--- flow/design.v ---
`timescale 1ns / 1ps
module bcdSubDigit(
    input  [3:0] a,
    input  [3:0] b,
    input  borrowIn,
    output reg [3:0] result,
    output reg     borrowOut
);
    wire [4:0] tempSubBinary = a - b - (borrowIn ? 1'b1 : 1'b0); 
    always @(*) begin
        if (tempSubBinary[4] == 1) begin
            borrowOut = 1;
            result = tempSubBinary + 10; 
        end else begin
            borrowOut = 0;
            result = tempSubBinary[3:0];
        end
    end
endmodule
`timescale 1ns / 1ps
module buttonSyncPulse(
    input  clk,
    input  resetPulse,
    input  button,
    output buttonPulse
);
    parameter DEBOUNCE_CLKS = 240000;
    reg [$clog2(DEBOUNCE_CLKS)-1:0] debounceCounter; 
    reg debouncedButton; 
    always @(posedge clk) begin
        if (~resetPulse) begin 
            debounceCounter <= 0;
            debouncedButton <= 1; 
        end else begin
            if (button != debouncedButton) begin
                if (debounceCounter == (DEBOUNCE_CLKS - 1)) begin
                    debouncedButton <= button; 
                    debounceCounter <= 0; 
                end else begin
                    debounceCounter <= debounceCounter + 1;
                end
            end else begin
                debounceCounter <= 0;
            end
        end
    end
    reg debouncedButtonSync1;
    reg debouncedButtonSync2; 
    always @(posedge clk) begin
        if (~resetPulse) begin 
            debouncedButtonSync1 <= 1;
            debouncedButtonSync2 <= 1;
        end else begin
            debouncedButtonSync1 <= debouncedButton;       
            debouncedButtonSync2 <= debouncedButtonSync1; 
        end
    end
    reg debouncedButtonSync2Delayed; 
    always @(posedge clk) begin
        if (~resetPulse) begin 
            debouncedButtonSync2Delayed <= 1;
        end else begin
            debouncedButtonSync2Delayed <= debouncedButtonSync2; 
        end
    end
    assign buttonPulse = !debouncedButtonSync2 && debouncedButtonSync2Delayed;
endmodule
`timescale 1ns / 1ps
module systemResetHandler(
    input  clk,
    input  reset,
    output resetPulse
);
    parameter DEBOUNCE_CLKS = 240000;
    reg [$clog2(DEBOUNCE_CLKS)-1:0] debounceCounter;
    reg debouncedReset;
    always @(posedge clk) begin 
        if (reset != debouncedReset) begin
            if (debounceCounter == (DEBOUNCE_CLKS - 1)) begin
                debouncedReset <= reset;
                debounceCounter <= 0;
            end else begin
                debounceCounter <= debounceCounter + 1;
            end
        end else begin
            debounceCounter <= 0;
        end
    end
    assign resetPulse = ~debouncedReset; 
endmodule
`timescale 1ns / 1ps
module SevenSegmentALU(
    input clk, 
    input reset,
    input onesBtn, 
    input tensBtn, 
    input hundredsBtn, 
    input sign, 
    input enter, 
    output [6:0] seg,
    output [3:0] anode 
);
    parameter DEBOUNCE_CLKS = 1000;
    wire resetPulse;
    systemResetHandler #(.DEBOUNCE_CLKS(DEBOUNCE_CLKS)) resetHandlerInstance (
        .clk(clk),
        .reset(reset),
        .resetPulse(resetPulse)
    );
    wire onesBtnPulse;
    buttonSyncPulse #(.DEBOUNCE_CLKS(DEBOUNCE_CLKS)) onesBtnGen (
        .clk(clk),
        .resetPulse(resetPulse), 
        .button(onesBtn),
        .buttonPulse(onesBtnPulse)
    );
    wire tensBtnPulse;
    buttonSyncPulse #(.DEBOUNCE_CLKS(DEBOUNCE_CLKS)) tensBtnGen (
        .clk(clk),
        .resetPulse(resetPulse), 
        .button(tensBtn),
        .buttonPulse(tensBtnPulse)
    );
    wire hundredsBtnPulse;
    buttonSyncPulse #(.DEBOUNCE_CLKS(DEBOUNCE_CLKS)) hundredsBtnGen (
        .clk(clk),
        .resetPulse(resetPulse), 
        .button(hundredsBtn),
        .buttonPulse(hundredsBtnPulse)
    );
    wire signPulse;
    buttonSyncPulse #(.DEBOUNCE_CLKS(DEBOUNCE_CLKS)) signBtnGen (
        .clk(clk),
        .resetPulse(resetPulse), 
        .button(sign),
        .buttonPulse(signPulse)
    );
    wire enterPulse;
    buttonSyncPulse #(.DEBOUNCE_CLKS(DEBOUNCE_CLKS)) enterBtnGen (
        .clk(clk),
        .resetPulse(resetPulse), 
        .button(enter),
        .buttonPulse(enterPulse)
    );
    reg [3:0] bcdOnes;
    reg [3:0] bcdTens;
    reg [3:0] bcdHundreds;
    reg [3:0] bcdThousands;
    wire numberOn; 
    wire finished; 
    reg [15:0] firstNumber;
    reg [15:0] secondNumber;
    reg [15:0] sum;
    reg [16:0] carry;
    reg [2:0] state;
    localparam STATE_INPUT_1        = 3'd0;
    localparam STATE_WAIT_1         = 3'd1;
    localparam STATE_INPUT_2        = 3'd2;
    localparam STATE_WAIT_2         = 3'd3;
    localparam STATE_CALC           = 3'd4;
    localparam STATE_UPDATE_DISPLAY = 3'd5;
    localparam STATE_DONE           = 3'd6;
    assign numberOn = (state == STATE_INPUT_2);
    assign finished = (state == STATE_DONE);
    wire [3:0] firstNumberThousandsVal  = firstNumber[15:12];
    wire [3:0] firstNumberHundredsVal = firstNumber[11:8];
    wire [3:0] firstNumberTensVal     = firstNumber[7:4];
    wire [3:0] firstNumberOnesVal     = firstNumber[3:0];
    wire [3:0] secondNumberThousandsVal = secondNumber[15:12];
    wire [3:0] secondNumberHundredsVal  = secondNumber[11:8];
    wire [3:0] secondNumberTensVal      = secondNumber[7:4];
    wire [3:0] secondNumberOnesVal      = secondNumber[3:0];
    reg [3:0] addResultOnes;
    reg [3:0] addResultTens;
    reg [3:0] addResultHundreds;
    reg carryOneAdd;
    reg carryTenAdd;
    reg carryHundredAdd;
    wire [15:0] sameSignCalculatedSum = {firstNumberThousandsVal, addResultHundreds, addResultTens, addResultOnes};
    always @(*) begin 
        if ((firstNumberOnesVal + secondNumberOnesVal) > 9) begin
            addResultOnes = firstNumberOnesVal + secondNumberOnesVal + 6;
            carryOneAdd = 1;
        end else begin
            addResultOnes = firstNumberOnesVal + secondNumberOnesVal;
            carryOneAdd = 0;
        end
        if ((firstNumberTensVal + secondNumberTensVal + carryOneAdd) > 9) begin
            addResultTens = firstNumberTensVal + secondNumberTensVal + carryOneAdd + 6;
            carryTenAdd = 1;
        end else begin
            addResultTens = firstNumberTensVal + secondNumberTensVal + carryOneAdd;
            carryTenAdd = 0;
        end
        if ((firstNumberHundredsVal + secondNumberHundredsVal + carryTenAdd) > 9) begin
            addResultHundreds = firstNumberHundredsVal + secondNumberHundredsVal + carryTenAdd + 6;
            carryHundredAdd = 1;
        end else begin
            addResultHundreds = firstNumberHundredsVal + secondNumberHundredsVal + carryTenAdd;
            carryHundredAdd = 0;
        end
    end
    wire isFirstMagnitudeGreater = (firstNumber[11:0] > secondNumber[11:0]);
    wire areMagnitudesEqual      = (firstNumber[11:0] == secondNumber[11:0]);
    wire [3:0] largerMagnitudeHundreds  = isFirstMagnitudeGreater ? firstNumberHundredsVal : secondNumberHundredsVal;
    wire [3:0] largerMagnitudeTens      = isFirstMagnitudeGreater ? firstNumberTensVal     : secondNumberTensVal;
    wire [3:0] largerMagnitudeOnes      = isFirstMagnitudeGreater ? firstNumberOnesVal     : secondNumberOnesVal;
    wire [3:0] smallerMagnitudeHundreds = isFirstMagnitudeGreater ? secondNumberHundredsVal : firstNumberHundredsVal;
    wire [3:0] smallerMagnitudeTens     = isFirstMagnitudeGreater ? secondNumberTensVal     : firstNumberTensVal;
    wire [3:0] smallerMagnitudeOnes     = isFirstMagnitudeGreater ? secondNumberOnesVal     : firstNumberOnesVal;
    wire [3:0] resultMagnitudeHundreds, resultMagnitudeTens, resultMagnitudeOnes;
    wire borrowOutOnes, borrowOutTens, borrowOutHundreds;
    bcdSubDigit subOnesInstance (
        .a(largerMagnitudeOnes),
        .b(smallerMagnitudeOnes),
        .borrowIn(1'b0),
        .result(resultMagnitudeOnes),
        .borrowOut(borrowOutOnes)
    );
    bcdSubDigit subTensInstance (
        .a(largerMagnitudeTens),
        .b(smallerMagnitudeTens),
        .borrowIn(borrowOutOnes),
        .result(resultMagnitudeTens),
        .borrowOut(borrowOutTens)
    );
    bcdSubDigit subHundredsInstance (
        .a(largerMagnitudeHundreds),
        .b(smallerMagnitudeHundreds),
        .borrowIn(borrowOutTens),
        .result(resultMagnitudeHundreds),
        .borrowOut(borrowOutHundreds)
    );
    wire [3:0] finalSumSign = areMagnitudesEqual ? 15 : (isFirstMagnitudeGreater ? firstNumberThousandsVal : secondNumberThousandsVal);
    wire [15:0] differentSignCalculatedSum = {finalSumSign, resultMagnitudeHundreds, resultMagnitudeTens, resultMagnitudeOnes};
    always @(posedge clk) begin
        if (~resetPulse) begin
            bcdOnes <= 0;
            bcdTens <= 0;
            bcdHundreds <= 0;
            bcdThousands <= 15;
            firstNumber <= 0;
            secondNumber <= 0;
            sum <= 0;
            carry <= 0;
            state <= STATE_INPUT_1;
        end else begin
            case (state)
                STATE_INPUT_1: begin
                    if (enterPulse) begin
                        firstNumber <= {bcdThousands, bcdHundreds, bcdTens, bcdOnes};
                        state <= STATE_WAIT_1;
                    end else begin
                        if (onesBtnPulse) begin
                            if (bcdOnes == 9) begin
                                bcdOnes <= 0;
                            end else begin
                                bcdOnes <= bcdOnes + 1;
                            end
                        end
                        if (tensBtnPulse) begin
                            if (bcdTens == 9) begin
                                bcdTens <= 0;
                            end else begin
                                bcdTens <= bcdTens + 1;
                            end
                        end
                        if (hundredsBtnPulse) begin
                            if (bcdHundreds == 9) begin
                                bcdHundreds <= 0;
                            end else begin
                                bcdHundreds <= bcdHundreds + 1;
                            end
                        end
                        if (signPulse) begin
                            case(bcdThousands)
                                15: bcdThousands <= 14;
                                14: bcdThousands <= 15;
                                default: bcdThousands <= 15;
                            endcase
                        end
                    end
                end
                STATE_WAIT_1: begin
                    if (~enter) begin
                        bcdOnes <= 0;
                        bcdTens <= 0;
                        bcdHundreds <= 0;
                        bcdThousands <= 15;
                        state <= STATE_INPUT_2;
                    end
                end
                STATE_INPUT_2: begin
                    if (enterPulse) begin
                        secondNumber <= {bcdThousands, bcdHundreds, bcdTens, bcdOnes};
                        state <= STATE_WAIT_2;
                    end else begin
                        if (onesBtnPulse) begin
                            if (bcdOnes == 9) begin
                                bcdOnes <= 0;
                            end else begin
                                bcdOnes <= bcdOnes + 1;
                            end
                        end
                        if (tensBtnPulse) begin
                            if (bcdTens == 9) begin
                                bcdTens <= 0;
                            end else begin
                                bcdTens <= bcdTens + 1;
                            end
                        end
                        if (hundredsBtnPulse) begin
                            if (bcdHundreds == 9) begin
                                bcdHundreds <= 0;
                            end else begin
                                bcdHundreds <= bcdHundreds + 1;
                            end
                        end
                        if (signPulse) begin
                            case(bcdThousands)
                                15: bcdThousands <= 14;
                                14: bcdThousands <= 15;
                                default: bcdThousands <= 15;
                            endcase
                        end
                    end
                end
                STATE_WAIT_2: begin
                    if (~enter) begin
                        state <= STATE_CALC;
                    end
                end
                STATE_CALC: begin
                    if (firstNumberThousandsVal == secondNumberThousandsVal) begin
                        sum <= sameSignCalculatedSum;
                        carry[16] <= carryHundredAdd;
                    end else begin 
                        sum <= differentSignCalculatedSum;
                        carry <= 0;
                    end
                    state <= STATE_UPDATE_DISPLAY;
                end
                STATE_UPDATE_DISPLAY: begin
                    bcdOnes <= sum[3:0];
                    bcdTens <= sum[7:4];
                    bcdHundreds <= sum[11:8];
                    bcdThousands <= sum[15:12];
                    state <= STATE_DONE;
                end
                STATE_DONE: begin
                end
            endcase
        end
    end
    parameter MUX_COUNT_MAX = 3000;
    reg [11:0] muxClkCounter;
    reg muxPulse;
    reg [1:0] digitSelector;
    reg [3:0] currentDisplayBcd;
    reg [3:0] anodeOutputReg;
    assign anode = anodeOutputReg;
    always @(posedge clk) begin
        if (~resetPulse) begin
            muxClkCounter <= 0;
            muxPulse <= 0;
            digitSelector <= 0;
            anodeOutputReg <= 4'b1111;
            currentDisplayBcd <= 0;
        end else begin
            if (muxClkCounter == MUX_COUNT_MAX - 1) begin
                muxClkCounter <= 0;
                muxPulse <= 1;
                digitSelector <= digitSelector + 1;
            end else begin
                muxClkCounter <= muxClkCounter + 1;
                muxPulse <= 0;
            end
            if (muxPulse) begin
                case (digitSelector)
                    2'd0: begin
                        anodeOutputReg <= 4'b1110;
                        currentDisplayBcd <= bcdOnes;
                    end
                    2'd1: begin
                        anodeOutputReg <= 4'b1101;
                        currentDisplayBcd <= bcdTens;
                    end
                    2'd2: begin
                        anodeOutputReg <= 4'b1011;
                        currentDisplayBcd <= bcdHundreds;
                    end
                    2'd3: begin
                        anodeOutputReg <= 4'b0111;
                        currentDisplayBcd <= bcdThousands;
                    end
                endcase
            end
        end
    end
    reg [6:0] segOutReg;
    assign seg = segOutReg;
    always @(*) begin
        case(currentDisplayBcd)
            4'b0000: segOutReg = 7'b0111111;
            4'b0001: segOutReg = 7'b0000110;
            4'b0010: segOutReg = 7'b1011011;
            4'b0011: segOutReg = 7'b1001111;
            4'b0100: segOutReg = 7'b1100110;
            4'b0101: segOutReg = 7'b1101101;
            4'b0110: segOutReg = 7'b1111101;
            4'b0111: segOutReg = 7'b0000111;
            4'b1000: segOutReg = 7'b1111111;
            4'b1001: segOutReg = 7'b1101111;
            4'b1110: segOutReg = 7'b1000000;
            4'b1111: segOutReg = 7'b0000000;
            default: segOutReg = 7'b0000000;
        endcase
    end
endmodule
--- flow/run.sh ---
#!/bin/bash
# the make line also repeats each setting of config.mk as NAME=value (left out here)
make -C /OpenROAD-flow-scripts/flow DESIGN_CONFIG=/design/flow/config.mk WORK_HOME=/design/flow/orfs CLKGATE_MAP_FILE= finish
--- flow/config.mk ---
export PLATFORM = sky130hd
export DESIGN_NAME = SevenSegmentALU
export DESIGN_NICKNAME = SevenSegmentALU
export VERILOG_FILES = /design/flow/design.v
export SDC_FILE = /design/flow/constraint.sdc
export NUM_CORES = 4
export LEC_CHECK = 0
export CAP_MARGIN = 15
export CELL_PAD_IN_SITES_DETAIL_PLACEMENT = 1
export CORE_MARGIN = 3
export CORE_UTILIZATION = 31
export CTS_CLUSTER_DIAMETER = 227
export CTS_CLUSTER_SIZE = 87
export GPL_TIMING_DRIVEN = 0
export PLACE_DENSITY_LB_ADDON = 0.19
export SETUP_SLACK_MARGIN = 2.06
export SLEW_MARGIN = 20
--- flow/constraint.sdc ---
create_clock -name core_clock -period 8.45 [get_ports {clk}]
set_input_delay 1.6900 -clock core_clock [delete_from_list [all_inputs] [get_ports {clk}]]
set_output_delay 1.6900 -clock core_clock [all_outputs]
set_load 0.01 [all_outputs]
==> CHANGELOG.md, run 1 <==
## Implementation

* Status: complete, no violations
* R2R setup slack at 2520 ps
* Final WL at 22.3 mm
* Final Cycle Share at 0.702
* Routed Antenna Nets at 0
* Post-synth tally of flip-flops with integrated enable at 1
* Post-synth top cells: dfxtp_1, nor2_1, nand2_1
* Sequential power at 0.857 mW
* Placement Cell Area at 9770 sq um
* Finish-stage setup viols at 0
* Clk. pwr at 0.755 mW
* GP Congestion at 0.801
* Critical R2R Launch: secondNumber[1]
* Main synth FF type: dfxtp_1
* Largest net degree at the start of global routing at 17
* H-tree Lvls at 4
* Adder Share, Synth at 0.0980
* Count of final hold-check violations at 0
* Area fraction in compound gates at 0.138
* Clk pwr share at 0.465
* Core Box Area at 28900 sq um
* Crit-path slowest cell: dfxtp_1
* FF/Latch Area at 3630 sq um
* P_leak at 3.70 nW
* CP Launch Point: secondNumber[1]
* Hold slack at 414 ps
* Initial antenna violation count at 0
* Slew margin rel. at 0.482
* Most numerous cell in the Yosys netlist: dfxtp_1
* Sink Count at 181
* ANT cells at 0
* Crit path buf inv count at 3
* Per-cell routed wire length at 14.9 um
* Crit path max fanout at 5
* Layout Skew at 10.9 ps
* XORs/XNORs by Area at 0.0881
* Number of CTS-inserted buffers at 17
* FMAX at 169 MHz
* Yosys warns at 4
* Most common cell on crit path: fa_1
* Clock latency (worst-skew pair) at 430 ps
* Data required time of the worst path at 8760 ps
* Combinational share of power at 0.008
* RSZ-0062 raised after global routing: false
* Area of the die at 31500 sq um
* HP Start: hundredsBtnGen.debouncedButtonSync1
* Fp util at 0.316
* Switching power at 0.357 mW
* Pins Over Slew Limit at 0
* Synth async-reset ratio at 0
* OpenROAD warning count at 48
* Post-DP HPWL at 17.0 mm
* Cell Rows at 62
* Int Power at 1.27 mW
* Clock Path Buffers at 2
* First-pass GRT wire length at 37.6 mm
* Cells after DPL at 1461
* Yosys top cell by area: dfxtp_1
* TritonRoute pass-1 iters at 4
* Critical path's largest stage delay at 430 ps
* Finished Cell Area at 10400 sq um
* Yosys chip area at 9120 sq um
* Crit path to: sum[11]
* Synth Seq Share at 0.398
* Tmin final at 5930 ps
* Drt drc at 0
* Main area contributors: dfxtp_1, ha_1, xnor2_1
* Worst Setup End Kind: register
* Mapped Area at 9120 sq um
* Yosys cell count at 1060
* CP top delay family: adder cells
* Comb pwr at 0.0123 mW
* CTS tree: done
* Maximum VDD drop at 136 uV
* Port buffer count at 17
* Syn_area_per_cell at 8.60 sq um
* # IOs at 18
* Die Ht at 178 um
* Congestion Overflow GR at 0
* FF-to-FF path depth at 25
* Non-Filler Instances at 1498
* Cts hold-fix bufs at 0
* Worst r2r dst: sum[11]
* Sequential fraction of design power at 0.528
* Pwr/cell area at 156 nW/um^2
* Simple Share, Synth at 0.218
* Drt initial violations at 245
* Number of global-route vias before repair at 7544
* Max-Cap Viols at 0
* Setup TNS Final at 0 ps
* Largest family of logic cells by area: simple AND/OR/NAND/NOR gates
* Worst-path clk slew at 70 ps
* CP Depth at 25
* Ys flops at 181
* Fill count at 3467
* Worst-Margin Slew at 777 ps
* Hold WC Path Type: reg2reg
* Startpoint class of the critical path: register
* WHS Path Cells at 1
* Crit path kind: reg2reg
* Largest Pwr Group: sequential cells
* Drt via density at 4.84
* Die X at 178 um
* Vias at 7250
* GR Util All Layers at 0.148
* Clock Tree Root: clkbuf_16
* Data arrival, critical path at 6240 ps
* Net Sw Frac at 0.220
* Max-area cell share at 0.395
* Syn Nets at 1133
* Area of the multi-input gates at 5150 sq um
* Unique cell types at 68
* Mux area share at 0.0217
* Area delta synth->final at 13.9%
* Hold endpoint: hundredsBtnGen.debouncedButtonSync2
* Gate Count Post-Synth at 1060
* Total Nets Final at 1174
per-layer routing:
metal | vias to the layer above | share of wire | wire length [um] | GRT usage
li1 | 3683 | - | - | -
met1 | 3497 | 0.48 | 10700 | 0.190
met2 | 54 | 0.49 | 10800 | 0.258
met3 | 16 | 0.025 | 564 | 0.0240
met4 | 0 | 0.011 | 245 | 0.0353
met5 | - | 0 | 0 | 0
repair_timing:
item / 4_1_cts / 5_1_grt
endpoints found under the setup margin: 0 / 3
setup buffers: 0 / 5
gates resized: 0 / 2
cell type report:
cell class	instances	area share
Buffer	35	0.0140
Multi-Input combinational cell	791	0.496
Inverter	53	0.0192
Clock inverter	11	0.00904
Tap cell	384	0.0463
Sequential cell	181	0.350
Clock buffer	21	0.0453
Timing Repair Buffer	22	0.0200
through the flow:
stage | total power [mW] | worst slack (ps) | utilization
floorplan | 0.883 | 3090 | -
global placement | 0.889 | 2350 | 0.339
detailed placement | 0.890 | 2300 | 0.339
CTS | 1.65 | 2280 | 0.358
global route | 1.69 | 2050 | 0.360
finish | 1.62 | 2520 | 0.360
==> inputs of run 2 (changes only) <==
Settings changed: ABC_AREA set to 0, CAP_MARGIN 15 to 20, CELL_PAD_IN_SITES_GLOBAL_PLACEMENT set to 1, CORE_ASPECT_RATIO set to 0.5, CORE_MARGIN 3 to 2, CORE_UTILIZATION 31 to 52, CTS_CLUSTER_DIAMETER 227 to 373, CTS_CLUSTER_SIZE 87 to 92, PLACE_DENSITY set to 0.44, PLACE_DENSITY_LB_ADDON 0.19 to not set, SETUP_SLACK_MARGIN 2.06 to -0.11, SLEW_MARGIN 20 to 0, TNS_END_PERCENT set to 45.
Clock period 8.45 ns to 7.31 ns, I/O delays scaled along.
==> run 2 against run 1 <==
Net effect: clock skew grew 1.2 ps; via count increased by 3.3%; sequential cell count is the same; global-route usage rose by 12 points; area after synthesis did not move; routed wire length is 7.7% higher; non-clock buffer count down 5; critical path depth did not move; core utilization up 23 points.
==> CHANGELOG.md, run 2 <==
## Implementation

* Met3 GRT Util at 0.0423
* Placement Cell Area at 9580 sq um
* Main synth FF type: dfxtp_1
* Non-Filler Instances at 1343
* Gate Count Post-Synth at 1060
* CP Launch Point: secondNumber[1]
* WHS Path Cells at 1
* Unique cell types at 68
* Synth async-reset ratio at 0
* Cells after DPL at 1311
* Data arrival, critical path at 6520 ps
* Clk. pwr at 0.958 mW
* Layout Skew at 12.1 ps
* Pwr/cell area at 193 nW/um^2
* Worst-path clk slew at 70 ps
* Met1 Use GR at 0.351
* H-tree Lvls at 4
* Startpoint class of the critical path: register
* Die X at 191 um
* Yosys cell count at 1060
* Crit path max fanout at 8
* FMAX at 161 MHz
* Post-route setup slack at 1120 ps
* TritonRoute pass-1 iters at 5
* Sink Count at 181
* Most common cell on crit path: fa_1
* FF/Latch Area at 3630 sq um
* Drt initial violations at 314
* FF-to-FF path depth at 25
* Ys flops at 181
* Net Sw Frac at 0.228
* Per-cell routed wire length at 17.9 um
* Clk pwr share at 0.488
* Hold endpoint: enterBtnGen.debouncedButtonSync2
* Max-area cell share at 0.395
* Port buffer count at 17
* Fp util at 0.528
* Syn_area_per_cell at 8.60 sq um
* Critical path's largest stage delay at 460 ps
* Largest Pwr Group: sequential cells
* Yosys chip area at 9120 sq um
* Slew margin rel. at 0.537
* Finished Cell Area at 10200 sq um
* Crit path to: sum[11]
* Mux area share at 0.0217
* Sequential fraction of design power at 0.505
* Final WL at 24.0 mm
* CTS tree: done
* Total Nets Final at 1169
* Crit path kind: reg2reg
* Yosys top cell by area: dfxtp_1
* Cell Rows at 34
* Tmin final at 6190 ps
* Main area contributors: dfxtp_1, ha_1, xnor2_1
* Most numerous cell in the Yosys netlist: dfxtp_1
* Critical R2R Launch: secondNumber[1]
* Switching power at 0.448 mW
* P_leak at 3.71 nW
* Mapped Area at 9120 sq um
* Yosys warns at 4
* Largest net degree at the start of global routing at 19
* Pins Over Slew Limit at 0
* CP top delay family: adder cells
* Drt via density at 5.58
* # IOs at 18
* Final Cycle Share at 0.847
* Crit path buf inv count at 3
* Clock Path Buffers at 2
* Crit-path slowest cell: dfxtp_1
* Number of CTS-inserted buffers at 17
* First-pass GRT wire length at 39.4 mm
* Busiest grt layer: met2
* Comb pwr at 0.0153 mW
* Simple Share, Synth at 0.218
* Congestion Overflow GR at 0
* Max-Cap Viols at 0
* OpenROAD warning count at 50
* Combinational share of power at 0.008
* Hold WC Path Type: reg2reg
* Worst Setup End Kind: register
* Status: complete, no violations
* Hold slack at 411 ps
* Area delta synth->final at 11.7%
* GR met2 Demand/Resource at 0.462
* Clock Tree Root: clkbuf_16
* Cts hold-fix bufs at 0
* Area of the multi-input gates at 5140 sq um
* Sequential power at 0.991 mW
* Syn Nets at 1133
* Area fraction in compound gates at 0.138
* ANT cells at 0
* Vias at 7492
* Initial antenna violation count at 0
* Worst r2r dst: sum[11]
* Int Power at 1.52 mW
* Placement Setup Slack at 1130 ps
* Count of final hold-check violations at 0
* Post-CTS Setup Bufs at 0
* Clock latency (worst-skew pair) at 440 ps
* Fill count at 2056
* Largest family of logic cells by area: simple AND/OR/NAND/NOR gates
* Maximum VDD drop at 137 uV
* R2R setup slack at 1120 ps
* HP Start: enterBtnGen.debouncedButtonSync1
* Worst-Margin Slew at 695 ps
* Area of the die at 18700 sq um
* CP Depth at 25
* Die Ht at 97.6 um
* Resized cells post-CTS at 0
* Data required time of the worst path at 7630 ps
* Drt drc at 0
* Finish-stage setup viols at 0
* Core Box Area at 17300 sq um
* XORs/XNORs by Area at 0.0881
* Post-synth tally of flip-flops with integrated enable at 1
* GR Util All Layers at 0.267
* Post-synth top cells: dfxtp_1, nor2_1, nand2_1
* RSZ-0062 raised after global routing: false
* GP Congestion at 0.818
* Number of global-route vias before repair at 7621
* Adder Share, Synth at 0.0980
* Post-DP HPWL at 17.5 mm
* Setup TNS Final at 0 ps
* Routed Antenna Nets at 0
* Synth Seq Share at 0.398
## run 2: metal layers
layer / vias up / routed length [um] / share of wire
li1: 3680 / - / -
met1: 3687 / 11400 / 0.48
met2: 103 / 11600 / 0.48
met3: 22 / 737 / 0.031
met4: 0 / 270 / 0.011
met5: - / 0 / 0
## run 2: layout make-up
class,count,area share
plain buffers,35,0.0142
clock buffers,17,0.0417
clock inverters,15,0.0178
inverters,53,0.0195
multi-input cells,791,0.505
flip-flops and latches,181,0.357
well taps,234,0.0287
repair buffers,17,0.0167
## run 2: per-stage QoR
step                      total power [mW]   util
after floorplan                       1.02      -
after global placement                1.03  0.555
after detailed placement              1.03  0.555
after CTS                             1.97  0.590
after global routing                  2.02  0.590
final                                 1.96  0.590
==> inputs of run 3 (changes only) <==
Settings changed: CAP_MARGIN 20 to 40, CORE_MARGIN 2 to 7, CORE_UTILIZATION 52 to 50, HOLD_SLACK_MARGIN set to -0.07, PLACE_DENSITY 0.44 to not set, PLACE_DENSITY_LB_ADDON set to 0.1, SETUP_SLACK_MARGIN -0.11 to -0.72, SLEW_MARGIN 0 to 35, TNS_END_PERCENT 45 to 15.
==> run 3 against run 2 <==
Net effect: sequential cell count unchanged; non-clock buffer count stayed put; first-iteration DRC count up 18%; global-route usage decreased by 4.6 points; maximum frequency grew 0.51%; critical path depth did not move; clock skew shrank 5.1 ps; sequential share of layout area increased by 0.14 points; via count is essentially flat; cell count unchanged; core utilization is 1.4 points lower; area after synthesis is the same; critical path type unchanged; critical endpoint unchanged; highest routed layer unchanged.
==> CHANGELOG.md, run 3 <==
## Implementation

* Yosys chip area at 9120 sq um
* Int Power at 1.45 mW
* Synth Seq Share at 0.398
* Synth async-reset ratio at 0
* Main area contributors: dfxtp_1, ha_1, xnor2_1
* H-tree Lvls at 4
* Area of the multi-input gates at 5140 sq um
* Yosys top cell by area: dfxtp_1
* CTS tree: done
* Die Ht at 110 um
* ANT cells at 0
* RSZ-0062 raised after global routing: false
* Area of the die at 22400 sq um
* Clk. pwr at 0.895 mW
* Net Sw Frac at 0.238
* Sink Count at 181
* Setup TNS Final at 0 ps
* GP Congestion at 0.866
* CP Launch Point: secondNumber[1]
* Tmin final at 6160 ps
* Finished Cell Area at 10100 sq um
* Clk pwr share at 0.471
* Crit path kind: reg2reg
* Drt drc at 0
* Worst-path clk slew at 70 ps
* Number of CTS-inserted buffers at 17
* Startpoint class of the critical path: register
* Post-synth top cells: dfxtp_1, nor2_1, nand2_1
* Crit path buf inv count at 3
* Status: complete, no violations
* WHS Path Cells at 1
* Cts hold-fix bufs at 0
* Data arrival, critical path at 6490 ps
* P_leak at 3.68 nW
* Crit-path slowest cell: dfxtp_1
* Critical R2R Launch: secondNumber[1]
* Final WL at 24.2 mm
* R2R setup slack at 1150 ps
* GR Util All Layers at 0.221
* Hold endpoint: signBtnGen.debouncedButtonSync2
* FMAX at 162 MHz
* Yosys cell count at 1060
* Drt via density at 5.58
* Count of final hold-check violations at 0
* First-pass GRT wire length at 40.0 mm
* Clock Tree Root: clkbuf_16
* Most numerous cell in the Yosys netlist: dfxtp_1
* Pwr/cell area at 187 nW/um^2
* FF-to-FF path depth at 25
* Max-Cap Viols at 0
* Simple Share, Synth at 0.218
* Initial antenna violation count at 0
* Core Box Area at 17600 sq um
* Number of global-route vias before repair at 7952
* Slew margin rel. at 0.518
* Placement Cell Area at 9580 sq um
* Post-DP HPWL at 17.5 mm
* Syn Nets at 1133
* Layout Skew at 7.03 ps
* CP Depth at 25
* XORs/XNORs by Area at 0.0881
* Unique cell types at 68
* Crit path to: sum[11]
* Data required time of the worst path at 7630 ps
* Mux area share at 0.0217
* Mapped Area at 9120 sq um
* Worst Setup End Kind: register
* Sequential fraction of design power at 0.521
* Congestion Overflow GR at 0
* Largest net degree at the start of global routing at 19
* TritonRoute pass-1 iters at 5
* Port buffer count at 17
* Vias at 7490
* Worst-Margin Slew at 722 ps
* Largest family of logic cells by area: simple AND/OR/NAND/NOR gates
* Post-route setup slack at 1150 ps
* FF/Latch Area at 3630 sq um
* Ys flops at 181
* Most common cell on crit path: fa_1
* Fp util at 0.518
* Combinational share of power at 0.008
* Yosys warns at 4
* Cell Rows at 34
* Critical path's largest stage delay at 450 ps
* CP top delay family: AND-OR/OR-AND gates
* Final Cycle Share at 0.843
* Main synth FF type: dfxtp_1
* Clock Path Buffers at 2
* Hold WC Path Type: reg2reg
* Resized cells post-CTS at 0
* Max-area cell share at 0.395
* Area delta synth->final at 11.3%
* Per-cell routed wire length at 18.0 um
* Placement Setup Slack at 1150 ps
* Post-synth tally of flip-flops with integrated enable at 1
* OpenROAD warning count at 48
* Total Nets Final at 1169
* Routed Antenna Nets at 0
* Die X at 205 um
* Layout Utilization at 0.576
* HP Start: signBtnGen.debouncedButtonSync1
* Clock latency (worst-skew pair) at 440 ps
* Crit path max fanout at 8
* Switching power at 0.453 mW
* Gate Count Post-Synth at 1060
* Fill count at 2114
* Adder Share, Synth at 0.0980
* Sequential power at 0.991 mW
* Maximum VDD drop at 138 uV
* Comb pwr at 0.0148 mW
* Syn_area_per_cell at 8.60 sq um
* Area fraction in compound gates at 0.138
* Drt initial violations at 371
* Post-CTS Setup Bufs at 0
* Finish-stage setup viols at 0
* # IOs at 18
* Largest Pwr Group: sequential cells
* Pins Over Slew Limit at 0
* Worst r2r dst: sum[11]
-- run 3: area by class of cell --
| type | instances | share of cell area |
|---|---|---|
| multi-input combinational | 791 | 0.507 |
| clock inverter | 15 | 0.0139 |
| sequential | 181 | 0.358 |
| clock buffer | 17 | 0.0419 |
| inverter | 53 | 0.0196 |
| buffer | 35 | 0.0143 |
| tap | 234 | 0.0288 |
| timing repair buffer | 17 | 0.0168 |
-- run 3: metrics by stage --
stage	power, mW	hold slack (ps)	cells
floorplan	1.02	389	1060
global placement	1.03	392	1311
detailed placement	1.03	395	1311
CTS	1.91	411	1343
global route	1.95	422	1343
finish	1.90	412	1343
-- run 3: metal layers --
metal,share of wire,vias to the layer above,global-route usage
met5,0,-,0
met4,0.019,0,0.0791
met3,0.029,43,0.0300
met2,0.48,113,0.396
met1,0.47,3658,0.276
li1,-,3676,-
==> inputs of run 4 (changes only) <==
Settings changed: ABC_AREA 0 to 1, CAP_MARGIN 40 to 20, CELL_PAD_IN_SITES_DETAIL_PLACEMENT 1 to not set, CELL_PAD_IN_SITES_GLOBAL_PLACEMENT 1 to 0, CORE_ASPECT_RATIO 0.5 to 1.21, CORE_MARGIN 7 to 2, CORE_UTILIZATION 50 to 72, CTS_CLUSTER_DIAMETER 373 to not set, CTS_CLUSTER_SIZE 92 to 41, GPL_TIMING_DRIVEN 0 to 1, HOLD_SLACK_MARGIN -0.07 to not set, PLACE_DENSITY_LB_ADDON 0.1 to 0.2, SETUP_SLACK_MARGIN -0.72 to not set, TNS_END_PERCENT 15 to 95.
Clock period 7.31 ns to 3.78 ns, I/O delays scaled along.
==> run 4 against run 3 <==
Net effect: synthesized cell count rose by 16%; the layout now fails its checks (negative setup slack); setup slack got worse by 2400 ps; maximum frequency rose by 23%; clock-buffer cell count rose by 6; sequential cell count did not move.
==> CHANGELOG.md, run 4 <==
## Implementation

* Most numerous cell in the Yosys netlist: nand2_1
* Pins Over Slew Limit at 0
* Max-area cell share at 0.391
* Slew margin rel. at 0.465
* Worst-path clk slew at 70 ps
* Hold WC Path Type: reg2reg
* Area fraction in compound gates at 0.176
* Area delta synth->final at 22.4%
* Die Ht at 128 um
* Synth async-reset ratio at 0
* Yosys chip area at 9220 sq um
* Tot Pwr at 3.73 mW
* Drt drc at 0
* Sequential power at 1.92 mW
* Data required time of the worst path at 4150 ps
* FF-to-FF path depth at 31
* Tmin final at 5000 ps
* Fp util at 0.737
* P_leak at 4.91 nW
* Worst Setup End Kind: register
* OpenROAD warning count at 51
* WHS Path Cells at 1
* Core Box Area at 12500 sq um
* Cell Rows at 45
* Startpoint class of the critical path: register
* CP Depth at 31
* FMAX at 200 MHz
* CP top delay family: adder cells
* Area of the die at 13700 sq um
* Critical R2R Launch: secondNumber[5]
* Unique cell types at 51
* H-tree Lvls at 4
* Worst r2r dst: sum[11]
* XORs/XNORs by Area at 0.0228
* Hold slack at 410 ps
* Die X at 107 um
* Final Cycle Share at 1.32
* Final WL at 28.4 mm
* Placement Setup Slack at -905 ps
* Ys flops at 181
* HP Start: tensBtnGen.debouncedButtonSync1
* Drt via density at 6.24
* Main area contributors: dfxtp_1, nand2_1, ha_1
* First-pass GRT wire length at 44.2 mm
* Crit path to: sum[11]
* Hold endpoint: tensBtnGen.debouncedButtonSync2
* Simple Share, Synth at 0.223
* Port buffer count at 17
* Data arrival, critical path at 5370 ps
* Status: complete, but fails checks
* Synth Seq Share at 0.394
* Clock Tree Root: clkbuf_16
* Yosys top cell by area: dfxtp_1
* Cts hold-fix bufs at 0
* R2R setup slack at -1220 ps
* Most common cell on crit path: inv_2
* ANT cells at 0
* Comb pwr at 0.0288 mW
* Drt initial violations at 1250
* # IOs at 18
* Number of CTS-inserted buffers at 17
* Placement Cell Area at 10100 sq um
* Main synth FF type: dfxtp_1
* GR Util All Layers at 0.408
* Sink Count at 181
* Worst-Margin Slew at 799 ps
* RSZ-0062 raised after global routing: true
* Congestion Overflow GR at 0
* Mux area share at 0
* Yosys warns at 4
* Per-cell routed wire length at 18.7 um
* Switching power at 0.811 mW
* Clock latency (worst-skew pair) at 440 ps
* Post-DP HPWL at 14.3 mm
* Finish-stage setup viols at 9
* Combinational share of power at 0.008
* Adder Share, Synth at 0.0969
* Crit path max fanout at 9
* Syn Nets at 1303
* Gate Count Post-Synth at 1230
* Vias at 9479
* Crit-path slowest cell: fa_2
* Layout Skew at 8.60 ps
* Clk pwr share at 0.478
* TritonRoute pass-1 iters at 12
* Finished Cell Area at 11300 sq um
* Clock Path Buffers at 2
* Crit path buf inv count at 9
* Int Power at 2.91 mW
* Initial antenna violation count at 0
* Largest Pwr Group: sequential cells
* Sequential fraction of design power at 0.515
* Max-Cap Viols at 0
* Number of global-route vias before repair at 9432
* Pwr/cell area at 330 nW/um^2
* Layout Utilization at 0.902
* Fill count at 570
* Post-route setup slack at -1220 ps
* Count of final hold-check violations at 0
* Yosys cell count at 1230
* Largest net degree at the start of global routing at 51
* Syn_area_per_cell at 7.49 sq um
* Mapped Area at 9220 sq um
* GP Congestion at 0.880
* Post-synth top cells: nand2_1, dfxtp_1, inv_1
* Maximum VDD drop at 400 uV
* Layout Check Failures: negative setup slack
* CTS tree: done
* Net Sw Frac at 0.218
* Routed Antenna Nets at 0
* Total Nets Final at 1416
* Critical path's largest stage delay at 470 ps
* Post-synth tally of flip-flops with integrated enable at 1
* Largest family of logic cells by area: simple AND/OR/NAND/NOR gates
* Clk. pwr at 1.78 mW
* CP Launch Point: secondNumber[5]
* Crit path kind: reg2reg
[run 4: final cells by class]
| cell class | instances | area (sq um) | share of cell area |
|---|---|---|---|
| inverters | 181 | 691 | 0.0612 |
| flip-flops and latches | 181 | 3650 | 0.324 |
| clock buffers | 23 | 489 | 0.0434 |
| well taps | 164 | 205 | 0.0182 |
| multi-input cells | 840 | 5140 | 0.456 |
| repair buffers | 122 | 1010 | 0.0894 |
| clock inverters | 8 | 88.8 | 0.00788 |
[run 4: layer usage]
metal / GRT usage / up-vias / part of all wire
met5: 0 / - / 0
met2: 0.686 / 600 / 0.47
li1: - / 4269 / -
met1: 0.436 / 4356 / 0.37
met4: 0.285 / 0 / 0.083
met3: 0.127 / 254 / 0.085
[run 4: per-stage QoR]
step | setup TNS, ps | instances
5_1_grt | -6790 | 1519
3_3_place_gp | -2210 | 1458
4_1_cts | -4990 | 1531
2_1_floorplan | -2730 | 1230
3_5_place_dp | -2880 | 1458
6_report | -5270 | 1519
[run 4: what timing repair did]
item / in CTS / in global routing
resized: 31 / 54
setup endpoints to repair: 5 / 10
setup buffers: 42 / 16
pin swaps: 25 / 32
gates cloned: 0 / 0
==> inputs of run 5 (changes only) <==
Settings changed: ABC_AREA 1 to not set, CELL_PAD_IN_SITES_GLOBAL_PLACEMENT 0 to not set, CORE_ASPECT_RATIO 1.21 to not set, CORE_UTILIZATION 72 to 40, CTS_CLUSTER_SIZE 41 to not set, GPL_TIMING_DRIVEN 1 to not set, PLACE_DENSITY_LB_ADDON 0.2 to not set, SLEW_MARGIN 35 to 20, TNS_END_PERCENT 95 to not set.
Clock period 3.78 ns to 4.24 ns, I/O delays scaled along.
==> run 5 against run 4 <==
Net effect: still fails the layout checks on negative setup slack; non-clock buffer count fell by 14; clock power fell by 7%; core utilization fell by 41 points; area after synthesis shrank 1.0%; via count is 24% lower; sequential cell count stayed put; hold slack improved by 2.7 ps.
==> CHANGELOG.md, run 5 <==
## Implementation

* Data required time of the worst path at 4570 ps
* CP Launch Point: secondNumber[3]
* Maximum VDD drop at 236 uV
* Layout Skew at 10.8 ps
* Pins Over Slew Limit at 0
* Sink Count at 181
* CP Depth at 22
* TritonRoute pass-1 iters at 5
* Number of global-route vias before repair at 6808
* GR Util All Layers at 0.169
* Syn Nets at 1133
* Post-route setup slack at -694 ps
* Fill count at 2091
* HP Start: hundredsBtnGen.debouncedButtonSync1
* Worst-path cell chain: inv_2 -> ha_1 -> a21oi_1 -> a211o_1 -> a31oi_4 -> mux2i_2 -> ha_2 -> a211oi_2 -> o31a_4 -> fa_2 -> inv_2 -> fa_2 -> nand2b_4 -> a21oi_2 -> xnor2_2 -> fa_2 -> inv_2 -> fa_2 -> ha_2 -> or3_1 -> mux2i_1 -> o21ai_1
* Largest family of logic cells by area: simple AND/OR/NAND/NOR gates
* Main area contributors: dfxtp_1, ha_1, xnor2_1
* Core Box Area at 22500 sq um
* Post-synth top cells: dfxtp_1, nor2_1, nand2_1
* Int Power at 2.54 mW
* GP Congestion at 0.836
* Layout Utilization at 0.489
* Status: complete, but fails checks
* OpenROAD warning count at 51
* ANT cells at 0
* Comb pwr at 0.0237 mW
* Simple Share, Synth at 0.218
* RSZ-0062 raised after global routing: true
* Switching power at 0.845 mW
* Area of the die at 24000 sq um
* Mapped Area at 9120 sq um
* XORs/XNORs by Area at 0.0881
* Pwr/cell area at 308 nW/um^2
* FMAX at 203 MHz
* Placement Setup Slack at -863 ps
* Gate Count Post-Synth at 1060
* Number of CTS-inserted buffers at 17
* Area of the multi-input gates at 5310 sq um
* Crit path buf inv count at 3
* Max-Cap Viols at 0
* Final Cycle Share at 1.16
* Setup TNS Final at -1860 ps
* Clk pwr share at 0.489
* Worst-Margin Slew at 859 ps
* Hold WC Path Type: reg2reg
* Fp util at 0.405
* Ys flops at 181
* Drt initial violations at 431
* Sequential power at 1.71 mW
* First-pass GRT wire length at 33.0 mm
* Adder Share, Synth at 0.0980
* CTS tree: done
* Drt drc at 0
* Most common cell on crit path: fa_2
* Max-area cell share at 0.395
* Clock Tree Root: clkbuf_16
* Per-cell routed wire length at 13.7 um
* Cell Rows at 55
* H-tree Lvls at 4
* Finish-stage setup viols at 3
* Die X at 155 um
* Net Sw Frac at 0.250
* Drt via density at 4.98
* # IOs at 18
* FF-to-FF path depth at 22
* Crit path to: sum[11]
* Clk. pwr at 1.66 mW
* Vias at 7224
* Initial antenna violation count at 0
* Yosys warns at 4
* Port buffer count at 17
* Hold endpoint: hundredsBtnGen.debouncedButtonSync2
* Congestion Overflow GR at 0
* Die Ht at 155 um
* Yosys top cell by area: dfxtp_1
* Mux area share at 0.0217
* Clock latency (worst-skew pair) at 430 ps
* Synth async-reset ratio at 0
* CP top delay family: adder cells
* Largest Pwr Group: sequential cells
* Data arrival, critical path at 5260 ps
* Worst r2r dst: sum[11]
* Tmin final at 4930 ps
* Final WL at 19.9 mm
* Startpoint class of the critical path: register
* Synth Seq Share at 0.398
* Layout Check Failures: negative setup slack
* Count of final hold-check violations at 0
* Yosys cell count at 1060
* Largest net degree at the start of global routing at 72
* Crit-path slowest cell: fa_2
* Worst-path clk slew at 80 ps
* Worst Setup End Kind: register
* Post-synth tally of flip-flops with integrated enable at 1
* Crit path kind: reg2reg
* Critical R2R Launch: secondNumber[3]
* Most numerous cell in the Yosys netlist: dfxtp_1
* Routed Antenna Nets at 0
* Slew margin rel. at 0.427
* Area delta synth->final at 20.7%
* Unique cell types at 68
* Combinational share of power at 0.007
* R2R setup slack at -690 ps
* Critical path's largest stage delay at 440 ps
* WHS Path Cells at 1
* Crit path max fanout at 4
* FF/Latch Area at 3640 sq um
* Tot Pwr at 3.39 mW
* Yosys chip area at 9120 sq um
* Area fraction in compound gates at 0.138
* Post-DP HPWL at 14.0 mm
* P_leak at 4.15 nW
* Total Nets Final at 1225
* Main synth FF type: dfxtp_1
* Syn_area_per_cell at 8.60 sq um
* Clock Path Buffers at 2
* Sequential fraction of design power at 0.504
-- run 5: layout make-up --
type | instances | area share
Multi-Input combinational cell | 791 | 0.482
Clock inverter | 15 | 0.0199
Clock buffer | 17 | 0.0386
Sequential cell | 181 | 0.331
Tap cell | 285 | 0.0324
Inverter | 53 | 0.0181
Timing Repair Buffer | 108 | 0.0775
-- run 5: timing repair --
item                                    CTS  global route
endpoints found under the setup margin    4             7
endpoints found under the hold margin     0             0
cloned                                    0             0
gates resized                            18             6
buffers inserted                          4             3
hold buffers                              0             0
pin swaps                                13             8
-- run 5: through the flow --
| stage | instances | hold slack (ps) | area, sq um |
|---|---|---|---|
| after global placement | 1411 | 393 | 10200 |
| after detailed placement | 1411 | 396 | 10200 |
| final | 1450 | 413 | 11000 |
| after floorplan | 1060 | 389 | 9180 |
| after global routing | 1450 | 436 | 11000 |
| after CTS | 1447 | 413 | 11000 |
-- run 5: metal layers --
metal,GRT usage,part of all wire,vias up
li1,-,-,3783
met1,0.237,0.51,3327
met2,0.267,0.45,98
met3,0.0318,0.031,16
met4,0.0489,0.010,0
met5,0,0,-
==> inputs of run 6 (changes only) <==
Settings changed: ABC_AREA set to 1, CORE_UTILIZATION 40 to 72, CTS_CLUSTER_DIAMETER set to 381, PLACE_DENSITY_LB_ADDON set to 0.16.
Clock period 4.24 ns to 4.16 ns, I/O delays scaled along.
==> run 6 against run 5 <==
Net effect: the layout still fails its checks (negative setup slack); via count is 46% higher; setup slack worse by 730 ps; maximum frequency is 12% lower; sequential share of layout area is 1.3 points lower; cell area is 4.6% higher; cell count is 7.1% higher; sequential cell count stayed put; die area is 43% lower; sequential power hardly changed; clock skew hardly changed; hold slack worse by 2.0 ps; critical path depth is 13 higher; critical path type unchanged; critical endpoint unchanged; largest cell class unchanged; highest routed layer is now met5.
==> CHANGELOG.md, run 6 <==
## Implementation

* Area delta synth->final at 24.9%
* Non-Filler Instances at 1553
* Yosys cell count at 1230
* Layout Utilization at 0.916
* CP top delay family: simple AND/OR/NAND/NOR gates
* Placement Setup Slack at -530 ps
* Synth async-reset ratio at 0
* Final Cycle Share at 1.34
* Area of the multi-input gates at 5200 sq um
* Most numerous cell in the Yosys netlist: nand2_1
* Gate Count Post-Synth at 1230
* CP Depth at 35
* Int Power at 2.62 mW
* Setup TNS Final at -9960 ps
* Mux area share at 0
* Clk pwr share at 0.486
* Drt drc at 0
* GR Util All Layers at 0.464
* Hold slack at 411 ps
* Clock latency (worst-skew pair) at 450 ps
* Clock Tree Root: clkbuf_16
* Post-route setup slack at -1420 ps
* Layout Skew at 10.6 ps
* Yosys top cell by area: dfxtp_1
* P_leak at 5.01 nW
* Critical path's largest stage delay at 440 ps
* Largest net degree at the start of global routing at 62
* Crit-path slowest cell: fa_2
* Main synth FF type: dfxtp_1
* CTS tree: done
* Crit path buf inv count at 10
* Placement Cell Area at 10100 sq um
* Worst r2r dst: sum[11]
* Die Ht at 117 um
* Sequential fraction of design power at 0.506
* Net Sw Frac at 0.238
* Unique cell types at 51
* Simple Share, Synth at 0.223
* Final WL at 35.5 mm
* Adder Share, Synth at 0.0969
* Number of global-route vias before repair at 9578
* Most common cell on crit path: inv_2
* Fill count at 510
* Total Nets Final at 1437
* Layout Check Failures: negative setup slack
* Number of CTS-inserted buffers at 17
* Sequential power at 1.74 mW
* Max-area cell share at 0.391
* Area fraction in compound gates at 0.176
* Per-cell routed wire length at 22.9 um
* Main area contributors: dfxtp_1, nand2_1, ha_1
* First-pass GRT wire length at 48.1 mm
* Post-synth top cells: nand2_1, dfxtp_1, inv_1
* OpenROAD warning count at 54
* Sink Count at 181
* Worst-Margin Slew at 1220 ps
* Syn Nets at 1303
* Max-Cap Viols at 0
* Worst-path clk slew at 80 ps
* Comb pwr at 0.0262 mW
* Drt initial violations at 2110
* Synth Seq Share at 0.394
* Switching power at 0.819 mW
* RSZ-0062 raised after global routing: true
* Cell Rows at 41
* Maximum VDD drop at 391 uV
* Crit path max fanout at 3
* Port buffer count at 17
* Tot Pwr at 3.44 mW
* Post-synth tally of flip-flops with integrated enable at 1
* FF/Latch Area at 3660 sq um
* Finish-stage setup viols at 10
* Data required time of the worst path at 4500 ps
* Slew margin rel. at 0.181
* WHS Path Cells at 1
* Finished Cell Area at 11500 sq um
* HP Start: onesBtnGen.debouncedButtonSync1
* Largest Pwr Group: sequential cells
* Drt via density at 6.79
* Crit path to: sum[11]
* Routed Antenna Nets at 0
* Initial antenna violation count at 4
* FF-to-FF path depth at 35
* Worst Setup End Kind: register
* Mapped Area at 9220 sq um
* Cts hold-fix bufs at 0
* Crit path kind: reg2reg
* Area of the die at 13700 sq um
* Startpoint class of the critical path: register
* Post-DP HPWL at 14.6 mm
* Clk. pwr at 1.67 mW
* Cells after DPL at 1459
* Fp util at 0.733
* TritonRoute pass-1 iters at 30
* Yosys warns at 4
* # IOs at 18
* Hold endpoint: onesBtnGen.debouncedButtonSync2
* CP Launch Point: secondNumber[11]
* R2R setup slack at -1420 ps
* FMAX at 179 MHz
* Largest family of logic cells by area: simple AND/OR/NAND/NOR gates
* Pwr/cell area at 299 nW/um^2
* Critical R2R Launch: secondNumber[11]
* Ys flops at 181
* Clock Path Buffers at 2
* Status: complete, but fails checks
* Vias at 10541
* Hold WC Path Type: reg2reg
* Core Box Area at 12600 sq um
* Pins Over Slew Limit at 0
* H-tree Lvls at 4
* Count of final hold-check violations at 0
* GP Congestion at 0.903
* Combinational share of power at 0.008
* XORs/XNORs by Area at 0.0228
* Data arrival, critical path at 5920 ps
* Die X at 117 um
* Yosys chip area at 9220 sq um
* Syn_area_per_cell at 7.49 sq um
* Tmin final at 5580 ps
* Congestion Overflow GR at 0
## run 6: layout make-up
type                       count  area share
timing repair buffer         143      0.0973
tap                          172      0.0187
inverter                     181      0.0605
antenna                        4    0.000869
sequential                   181       0.318
clock buffer                  18      0.0381
multi-input combinational    840       0.452
clock inverter                14      0.0148
## run 6: what timing repair did
item                                    in CTS  in global routing
resized                                     57                 42
buffers inserted                            53                 11
endpoints found under the setup margin       3                 10
pin swaps                                   22                 25
## run 6: metal layers
metal | GRT usage | vias up | part of all wire
met5 | 0.137 | - | 0.0050
met4 | 0.307 | 6 | 0.11
met3 | 0.284 | 452 | 0.16
met2 | 0.689 | 1063 | 0.41
met1 | 0.483 | 4690 | 0.32
li1 | - | 4330 | -
==> inputs of run 7 (changes only) <==
Settings changed: ABC_AREA 1 to not set, CAP_MARGIN 20 to 35, CELL_PAD_IN_SITES_DETAIL_PLACEMENT set to 0, CORE_MARGIN 2 to 9, CORE_UTILIZATION 72 to 48, CTS_CLUSTER_DIAMETER 381 to 346, PLACE_DENSITY set to 0.63, PLACE_DENSITY_LB_ADDON 0.16 to not set.
Clock period 4.16 ns to 4.95 ns, I/O delays scaled along.
==> run 7 against run 6 <==
Net effect: the layout still fails its checks (negative setup slack); register-to-register slack improved by 1400 ps; clock power decreased by 19%; sequential power decreased by 16%; die area increased by 77%; sequential cell count unchanged; maximum frequency increased by 11%; hold slack improved by 10 ps; largest cell class unchanged.
==> CHANGELOG.md, run 7 <==
## Implementation

* Comb pwr at 0.0203 mW
* Die Ht at 156 um
* Port buffer count at 17
* ANT cells at 0
* Clk pwr share at 0.478
* Pins Over Slew Limit at 0
* Drt initial violations at 434
* Placement Cell Area at 10000 sq um
* Post-route setup slack at -55.5 ps
* Max-area cell share at 0.395
* Critical path's largest stage delay at 460 ps
* Syn Nets at 1133
* Data required time of the worst path at 5270 ps
* # IOs at 18
* Max-Cap Viols at 0
* RSZ-0062 raised after global routing: true
* Layout Check Failures: negative setup slack
* Hold WC Path Type: reg2reg
* Clk. pwr at 1.36 mW
* Cell Rows at 49
* Yosys warns at 4
* Congestion Overflow GR at 0
* Area of the multi-input gates at 5360 sq um
* Simple Share, Synth at 0.218
* Yosys cell count at 1060
* Area fraction in compound gates at 0.138
* Pwr/cell area at 260 nW/um^2
* Worst-Margin Slew at 901 ps
* Slew margin rel. at 0.398
* Crit path kind: reg2reg
* Total Nets Final at 1220
* FF-to-FF path depth at 23
* Area delta synth->final at 19.7%
* Main area contributors: dfxtp_1, ha_1, xnor2_1
* Yosys chip area at 9120 sq um
* Tot Pwr at 2.84 mW
* Sequential fraction of design power at 0.514
* Net Sw Frac at 0.237
* CTS tree: done
* Syn_area_per_cell at 8.60 sq um
* Int Power at 2.17 mW
* Die X at 156 um
* Final Cycle Share at 1.01
* Crit path max fanout at 2
* CP top delay family: adder cells
* CP Depth at 23
* Adder Share, Synth at 0.0980
* Number of CTS-inserted buffers at 17
* Sequential power at 1.46 mW
* Number of global-route vias before repair at 6840
* Data arrival, critical path at 5330 ps
* Startpoint class of the critical path: register
* FMAX at 200 MHz
* CP Launch Point: secondNumber[1]
* Fill count at 1629
* R2R setup slack at -60 ps
* Main synth FF type: dfxtp_1
* TritonRoute pass-1 iters at 5
* Crit path to: sum[11]
* Most numerous cell in the Yosys netlist: dfxtp_1
* OpenROAD warning count at 51
* Gate Count Post-Synth at 1060
* Count of final hold-check violations at 0
* Hold endpoint: tensBtnGen.debouncedButtonSync2
* Worst r2r dst: sum[11]
* Switching power at 0.674 mW
* Worst Setup End Kind: register
* Mapped Area at 9120 sq um
* Clock Path Buffers at 2
* Core Box Area at 18300 sq um
* Post-synth top cells: dfxtp_1, nor2_1, nand2_1
* Placement Setup Slack at -230 ps
* Mux area share at 0.0217
* Unique cell types at 68
* Synth async-reset ratio at 0
* WHS Path Cells at 1
* Crit path buf inv count at 3
* Critical R2R Launch: secondNumber[1]
* Drt via density at 5.24
* HP Start: tensBtnGen.debouncedButtonSync1
* Worst-path cell chain: inv_2 -> ha_4 -> nor2b_4 -> o211ai_1 -> a211o_1 -> a31oi_4 -> mux2i_2 -> ha_2 -> a211oi_2 -> o31a_4 -> fa_2 -> inv_2 -> fa_2 -> nand2b_4 -> a21oi_4 -> xnor2_2 -> fa_2 -> inv_2 -> fa_2 -> ha_4 -> or3_1 -> mux2i_1 -> o21ai_1
* Synth Seq Share at 0.398
* Combinational share of power at 0.007
* Vias at 7283
* Ys flops at 181
* Sink Count at 181
* First-pass GRT wire length at 33.4 mm
* Layout Skew at 11.0 ps
* Maximum VDD drop at 280 uV
* Clock latency (worst-skew pair) at 440 ps
* Worst-path clk slew at 80 ps
* GP Congestion at 0.860
* Status: complete, but fails checks
* Clock Tree Root: clkbuf_16
* Largest net degree at the start of global routing at 50
* H-tree Lvls at 4
* Largest Pwr Group: sequential cells
* Initial antenna violation count at 0
* Crit-path slowest cell: fa_2
* Most common cell on crit path: fa_2
* GR Util All Layers at 0.168
* XORs/XNORs by Area at 0.0881
* Tmin final at 5010 ps
* Fp util at 0.498
* Hold slack at 421 ps
* Post-synth tally of flip-flops with integrated enable at 1
* Area of the die at 24300 sq um
* FF/Latch Area at 3650 sq um
* Yosys top cell by area: dfxtp_1
* Finished Cell Area at 10900 sq um
* Post-DP HPWL at 14.0 mm
* P_leak at 4.11 nW
* Final WL at 20.0 mm
* Per-cell routed wire length at 14.4 um
* Cts hold-fix bufs at 0
* Finish-stage setup viols at 2
* Routed Antenna Nets at 0
* Drt drc at 0
* Largest family of logic cells by area: simple AND/OR/NAND/NOR gates
* Setup TNS Final at -57.8 ps
## run 7: what timing repair did
action / in CTS / in global routing
endpoints found under the setup margin: 3 / 3
buffers inserted: 6 / 5
resized: 19 / 19
pin swaps: 17 / 19
## run 7: final cells by class
cell class,count,share of cell area
Multi-Input combinational cell,791,0.490
Sequential cell,181,0.334
Timing Repair Buffer,103,0.0751
Clock buffer,18,0.0402
Tap cell,229,0.0262
Inverter,53,0.0182
Clock inverter,14,0.0157
## run 7: metal layers
layer,global-route usage,vias to the layer above,part of all wire,routed length [um]
met4,0.0420,0,0.011,217
met2,0.268,104,0.46,9200
met5,0,-,0,0
met1,0.224,3387,0.49,9740
li1,-,3778,-,-
met3,0.0380,14,0.041,829
## run 7: through the flow
stage / utilization / std cells
floorplan: - / 1060
global placement: 0.548 / 1346
detailed placement: 0.548 / 1346
CTS: 0.590 / 1384
global route: 0.596 / 1389
finish: 0.596 / 1389
==> inputs of run 8 (changes only) <==
Settings changed: ABC_AREA set to 1, CAP_MARGIN 35 to 20, CELL_PAD_IN_SITES_DETAIL_PLACEMENT 0 to not set, CELL_PAD_IN_SITES_GLOBAL_PLACEMENT set to 0, CORE_ASPECT_RATIO set to 1.21, CORE_MARGIN 9 to 2, CORE_UTILIZATION 48 to 72, CTS_CLUSTER_DIAMETER 346 to not set, CTS_CLUSTER_SIZE set to 41, GPL_TIMING_DRIVEN set to 1, PLACE_DENSITY 0.63 to 0.35, SLEW_MARGIN 20 to 25, TNS_END_PERCENT set to 95.
Clock period 4.95 ns to 3.48 ns, I/O delays scaled along.
==> run 8 against run 7 <==
Net effect: still fails the layout checks on negative setup slack; maximum frequency is 0.66% lower; clock-buffer cell count grew 3; core utilization increased by 31 points; setup slack worse by 1500 ps; sequential cell count stayed put; first-iteration DRC count increased to 2.7 times the previous value; register-to-register slack lost 1500 ps; critical path type unchanged; largest cell class unchanged; highest routed layer unchanged.
==> CHANGELOG.md, run 8 <==
## Implementation

* # IOs at 18
* Crit-path slowest cell: fa_2
* Layout Utilization at 0.904
* Clock Path Buffers at 2
* Worst-path clk slew at 70 ps
* Worst-Margin Slew at 753 ps
* Most common cell on crit path: nand2_1
* Per-cell routed wire length at 17.7 um
* Fp util at 0.737
* Adder Share, Synth at 0.0969
* Largest family of logic cells by area: simple AND/OR/NAND/NOR gates
* Yosys chip area at 9220 sq um
* Area fraction in compound gates at 0.176
* Non-Filler Instances at 1521
* H-tree Lvls at 4
* Routed Antenna Nets at 0
* Data required time of the worst path at 3800 ps
* Worst r2r dst: sum[11]
* TritonRoute pass-1 iters at 6
* Data arrival, critical path at 5360 ps
* Combinational share of power at 0.008
* Post-synth tally of flip-flops with integrated enable at 1
* Most numerous cell in the Yosys netlist: nand2_1
* Layout Skew at 10.8 ps
* CTS tree: done
* Cts hold-fix bufs at 0
* Drt via density at 6.13
* Yosys warns at 4
* R2R setup slack at -1560 ps
* Yosys cell count at 1230
* Post-route setup slack at -1560 ps
* Main synth FF type: dfxtp_1
* Sink Count at 181
* Area delta synth->final at 22.6%
* HP Start: tensBtnGen.debouncedButtonSync1
* CP top delay family: adder cells
* Sequential fraction of design power at 0.496
* Final Cycle Share at 1.45
* GR Util All Layers at 0.389
* Max-area cell share at 0.391
* Unique cell types at 51
* Yosys top cell by area: dfxtp_1
* Tot Pwr at 4.20 mW
* Crit path buf inv count at 4
* P_leak at 4.91 nW
* Drt initial violations at 1181
* GP Congestion at 0.900
* Crit path max fanout at 3
* Largest Pwr Group: clock
* FF-to-FF path depth at 29
* Post-synth top cells: nand2_1, dfxtp_1, inv_1
* Count of final hold-check violations at 0
* FMAX at 198 MHz
* Syn Nets at 1303
* Die Ht at 128 um
* Clock Tree Root: clkbuf_16
* Final WL at 27.0 mm
* OpenROAD warning count at 53
* CP Depth at 29
* CP Launch Point: secondNumber[0]
* Crit path to: sum[11]
* Cells after DPL at 1463
* Mapped Area at 9220 sq um
* Area of the die at 13700 sq um
* Mux area share at 0
* Max-Cap Viols at 0
* Pins Over Slew Limit at 0
* Critical path's largest stage delay at 420 ps
* Int Power at 3.36 mW
* Port buffer count at 17
* Status: complete, but fails checks
* Gate Count Post-Synth at 1230
* Hold WC Path Type: reg2reg
* Finish-stage setup viols at 8
* Ys flops at 181
* Placement Cell Area at 10200 sq um
* Critical R2R Launch: secondNumber[0]
* First-pass GRT wire length at 42.6 mm
* Crit path kind: reg2reg
* ANT cells at 0
* Synth Seq Share at 0.394
* Core Box Area at 12500 sq um
* Synth async-reset ratio at 0
* Clk. pwr at 2.09 mW
* Syn_area_per_cell at 7.49 sq um
* Number of CTS-inserted buffers at 17
* Simple Share, Synth at 0.223
* Comb pwr at 0.0318 mW
* Cell Rows at 45
* Vias at 9327
* Slew margin rel. at 0.496
* WHS Path Cells at 1
* Startpoint class of the critical path: register
* Post-DP HPWL at 14.7 mm
* Tmin final at 5040 ps
* Initial antenna violation count at 0
* Switching power at 0.847 mW
* Clock latency (worst-skew pair) at 440 ps
* Sequential power at 2.08 mW
* RSZ-0062 raised after global routing: true
* Layout Check Failures: negative setup slack
* XORs/XNORs by Area at 0.0228
* Total Nets Final at 1418
* Pwr/cell area at 372 nW/um^2
* Hold endpoint: tensBtnGen.debouncedButtonSync2
* Congestion Overflow GR at 0
* Finished Cell Area at 11300 sq um
* Number of global-route vias before repair at 9015
* Main area contributors: dfxtp_1, nand2_1, ha_1
* Net Sw Frac at 0.201
* Clk pwr share at 0.497
* Maximum VDD drop at 423 uV
* Worst Setup End Kind: register
* Drt drc at 0
* Largest net degree at the start of global routing at 40
* Die X at 107 um
run 8: area by class of cell:
class,instances,area (sq um)
clock inverter,10,166
clock buffer,21,472
sequential,181,3660
timing repair buffer,124,977
inverter,181,689
multi-input combinational,840,5130
tap,164,205
fill,572,1200
run 8: timing repair:
item                       in CTS  in global routing
pin swaps                      35                 33
buffers inserted               29                  8
setup endpoints to repair       7                  8
resized                        54                 33
gates cloned                    0                  0
run 8: stage by stage:
stage / setup slack (ps) / hold WS [ps] / TNS (ps)
6_report: -1560 / 412 / -7580
4_1_cts: -1100 / 417 / -4870
2_1_floorplan: -1150 / 389 / -3960
5_1_grt: -1730 / 421 / -8280
3_5_place_dp: -1250 / 398 / -4830
3_3_place_gp: -1030 / 393 / -3550
run 8: layer usage:
| layer | global-route usage | wire (um) | vias up |
|---|---|---|---|
| met2 | 0.671 | 13200 | 587 |
| met1 | 0.428 | 9820 | 4260 |
| met5 | 0 | 0 | - |
| li1 | - | - | 4288 |
| met4 | 0.267 | 1740 | 0 |
| met3 | 0.0826 | 2240 | 192 |
Power and IR drop assume default switching activity.
